Design AHB2CAN_top, start of the top module:
module AHB2CAN_top
(
	input logic HCLK, HRESETn, HWRITE, HSEL,
	input logic [31:0] HADDR, HWDATA,
	input logic [1:0] HTRANS,
	input logic [2:0] HBURST, HSIZE,
	output logic [31:0] HRDATA,
	output logic HRESP, HREADYOUT,
	input logic rx_data,
	output logic tx_data
);
Size: ~750 flip-flops, ~110 I/O pins, roughly 43,000 um2 of cells after synthesis.
clock: 7.18 ns
lec_check: 0
abc_area: 1
cap_margin: 0
cell_pad_in_sites_detail_placement: 2
cell_pad_in_sites_global_placement: 0
core_aspect_ratio: 0.62
core_margin: 9
core_utilization: 66
cts_cluster_size: 71
max_routing_layer: met4
min_routing_layer: met2
place_density_lb_addon: 0.14
slew_margin: 20
tns_end_percent: 60
run.sh (not shown) runs the stock make flow with config.mk's settings and CLKGATE_MAP_FILE=.
The first run stopped in detailed placement (3_5_place_dp).
Rerun with:
ABC_AREA = unset   (was 1)
CAP_MARGIN = 20   (was 0)
CELL_PAD_IN_SITES_DETAIL_PLACEMENT = unset   (was 2)
CELL_PAD_IN_SITES_GLOBAL_PLACEMENT = unset   (was 0)
CORE_ASPECT_RATIO = unset   (was 0.62)
CORE_MARGIN = 2   (was 9)
CORE_UTILIZATION = 10   (was 66)
CTS_CLUSTER_SIZE = unset   (was 71)
MAX_ROUTING_LAYER = unset   (was met4)
MIN_ROUTING_LAYER = unset   (was met2)
PLACE_DENSITY_LB_ADDON = unset   (was 0.14)
TNS_END_PERCENT = unset   (was 60)
clock period = 15.3 ns   (was 7.18 ns; I/O delays follow)
Effect: The changed run finished with timing, DRC and antenna clean. Synthesized cell count falls by 58%. Die area rises to 4.3 times its value. Synthesized area falls by 27%.
Rerun with:
CORE_UTILIZATION = 40   (was 10)
clock period = 10.0 ns   (was 15.3 ns; I/O delays follow)
After rerunning: Wire length is lower by 5.3%. First-iteration DRC count went down by 8.7%. Total power rose by 53%.
Rerun with:
MIN_ROUTING_LAYER = met2   (was unset)
SETUP_SLACK_MARGIN = 1.73   (was unset)
With this change the flow completed, yet does not pass: design-rule violations.
Design area barely changes.
Total power is higher by 1.2%.
Worst hold slack is about the same.
Setup slack gets better by 0.47 ns.

Setup of the baseline:
AHB2CAN_top again, from the RTL that the note above started with.
export LEC_CHECK = 0
export ABC_AREA = 0
export CAP_MARGIN = 5
export CELL_PAD_IN_SITES_GLOBAL_PLACEMENT = 3
export CORE_ASPECT_RATIO = 0.63
export CORE_MARGIN = 2
export CORE_UTILIZATION = 45
export CTS_CLUSTER_DIAMETER = 27
export CTS_CLUSTER_SIZE = 43
export GPL_TIMING_DRIVEN = 0
export PLACE_DENSITY_LB_ADDON = 0.18
export SLEW_MARGIN = 20
create_clock -name core_clock -period 11.7 [get_ports {HCLK}]
diff inputs: the baseline => the candidate
- CELL_PAD_IN_SITES_GLOBAL_PLACEMENT removed (was 3)
- CTS_CLUSTER_SIZE removed (was 43)
- CAP_MARGIN changed from 5 to 20
- GPL_TIMING_DRIVEN removed (was 0)
- CORE_ASPECT_RATIO removed (was 0.63)
- ABC_AREA removed (was 0)
- CORE_UTILIZATION changed from 45 to 61
- PLACE_DENSITY_LB_ADDON removed (was 0.18)
- CTS_CLUSTER_DIAMETER removed (was 27)
- the clock period (ns, I/O delays scaled along) changed from 11.7 to 4.94
The candidate vs. the baseline: detailed-route wire length per cell lost about 2%; count of clock-buffer cells in the layout now smaller; worst setup margin fell 1.36 ns. Summary: via count, the candidate better than the baseline. Summary of the comparison: power dissipated in sequential cells is higher in the candidate, relative to the baseline. Compared with the baseline, in the candidate final total power grew by 5.6 mW; global routing met2 resource utilization grew by 19 points; clock tree skew after final layout grew by 0.017 ns; clock latency on the worst-skew pair shrank by 0.06 ns.

== job 7109 ==
AHB2CAN_top again, from the RTL that the note above started with.
clock: 4.95 ns
lec_check: 0
cap_margin: 5
core_margin: 2
core_utilization: 72
cts_cluster_size: 86
place_density: 0.66
setup_slack_margin: 1.25
slew_margin: 20
What job 8237 does differently from job 7109 at the input level:
Settings: SETUP_SLACK_MARGIN no longer set, was 1.25; CAP_MARGIN now 20, was 5; CORE_UTILIZATION now 40, was 72; PLACE_DENSITY no longer set, was 0.66; CTS_CLUSTER_SIZE no longer set, was 86; the clock period (ns, I/O delays scaled along) now 8.89, was 4.95.
==> comparison <==
- met1 usage is lower on job 8237
- Area occupied by multi-input gates of job 8237 falls short of that of job 7109 by a few percent.
- Against job 7109, half-perimeter wire length after detailed placement in job 8237 came out worse.
- Note that the total number of vias recorded for job 8237 amounts to 0.894 times the value seen in job 7109.
- Between job 8237 and job 7109, it is job 8237 whose layout overhead on the synthesized area is lower, by 5.6 points.
- Compared with job 7109, in job 8237 antenna violation net count after detailed routing was more or less identical; clock network power share rose by 2.1 points; delay of the slowest cell on the worst path up 0.27 ns; share of the core filled with cells went down.
## Diff of input files: job 8790 against job 8237
Settings: putting SETUP_SLACK_MARGIN at 0.46 where nothing was set; swapping 40 for 72 in CORE_UTILIZATION; swapping 8.89 for 1.72 in the clock period (ns, I/O delays scaled along).
--- outcome ---
- The flow ended early for job 8790: it failed with a tool error in global routing.
- Number of placement rows: job 8790 vs job 8237 down 25%
- Delta (job 8790 minus job 8237): cell count after synthesis about even; die width decreased 71 um; total CTS buffers fell by 6.

== run 1 ==
AHB2CAN_top again, from the RTL that the note above started with.
Settings: LEC_CHECK=0, ABC_AREA=1, CAP_MARGIN=20, CELL_PAD_IN_SITES_GLOBAL_PLACEMENT=3, CORE_ASPECT_RATIO=0.95, CORE_MARGIN=9, CORE_UTILIZATION=40, CTS_CLUSTER_SIZE=65, GPL_TIMING_DRIVEN=0, MIN_ROUTING_LAYER=met1, SLEW_MARGIN=0, TNS_END_PERCENT=50; clock period 10.0 ns.
Run 1 is listed as incomplete: the tool reported an error in global placement without I/O (3_1_place_gp_skip_io) and the run ended there.
Edits applied to the flow inputs when going from run 1 to run 2:
Settings: CORE_UTILIZATION: 40 -> 72; CELL_PAD_IN_SITES_GLOBAL_PLACEMENT: 3 -> unset; SLEW_MARGIN: 0 -> 20; MIN_ROUTING_LAYER: met1 -> unset; CTS_CLUSTER_SIZE: 65 -> unset; CORE_ASPECT_RATIO: 0.95 -> unset; GPL_TIMING_DRIVEN: 0 -> unset; ABC_AREA: 1 -> unset; CORE_MARGIN: 9 -> 2; TNS_END_PERCENT: 50 -> unset; the clock period (ns, I/O delays scaled along): 10.0 -> 8.89.
==> comparison <==
- Run 2: all stages complete, timing, DRC and antenna checks passed
- Taking run 1 over run 2, the standard-cell row count ratio works out to 1.5.
- Run 2 against run 1; synthesized area per cell is up by more than half.
- Count of distinct cell types in the synthesized netlist grows by more than a quarter when moving from run 1 to run 2.
- Compared with run 1, run 2 shows a chip footprint that is 62% lower.
- Run 1 -> run 2: post-synthesis cell count decreased by more than half
- NOTE Yosys chip area run 1->run 2 decreased by more than a quarter
- Going from run 1 to run 2, synthesized area shrank by more than a quarter.
- Side by side, horizontal extent of the die turned out lower in run 2 than in run 1.
diff inputs: run 2 => run 3
Settings: an added SETUP_SLACK_MARGIN of -0.07; a change of CORE_UTILIZATION from 72 to 40.
Results
Status: number of DRC violations after detailed-routing iteration 0 parity (run 2, run 3). Run 3 vs run 2 — core utilization of the finished layout dropped 34 points. Looking at run 3 and run 2, the sequential power is a wash. The switching component of the power of run 3 is higher than that of run 2. Taking run 3 as 1.0, run 2 lands at 0.937 on final wirelength. Run 3: final antenna diode count is 1 lower than what run 2 reported.
The inputs of run 4 differ from those of run 3 as listed below.
Settings: CTS_CLUSTER_SIZE newly set to 39; SETUP_SLACK_MARGIN removed (was -0.07); CORE_UTILIZATION changed from 40 to 66; the clock period (ns, I/O delays scaled along) changed from 8.89 to 6.53.
--- outcome ---
Per the final summary, run 3 finished and its layout is clean on timing, DRC and antenna.
Run 4: all stages complete, timing, DRC and antenna checks passed
Total of cells resized after clock tree synthesis (lower): run 3
Taking run 3 as the reference point, the least setup slack across all paths after layout of run 4 falls by 630 ps.
The higher power per cell area came out of run 4.
Diff run 3 and run 4: headroom to the max-slew limit higher in run 3
Of run 3 and run 4, the lower die size belongs to run 4.
Power is estimated from default activity; no workload was simulated.
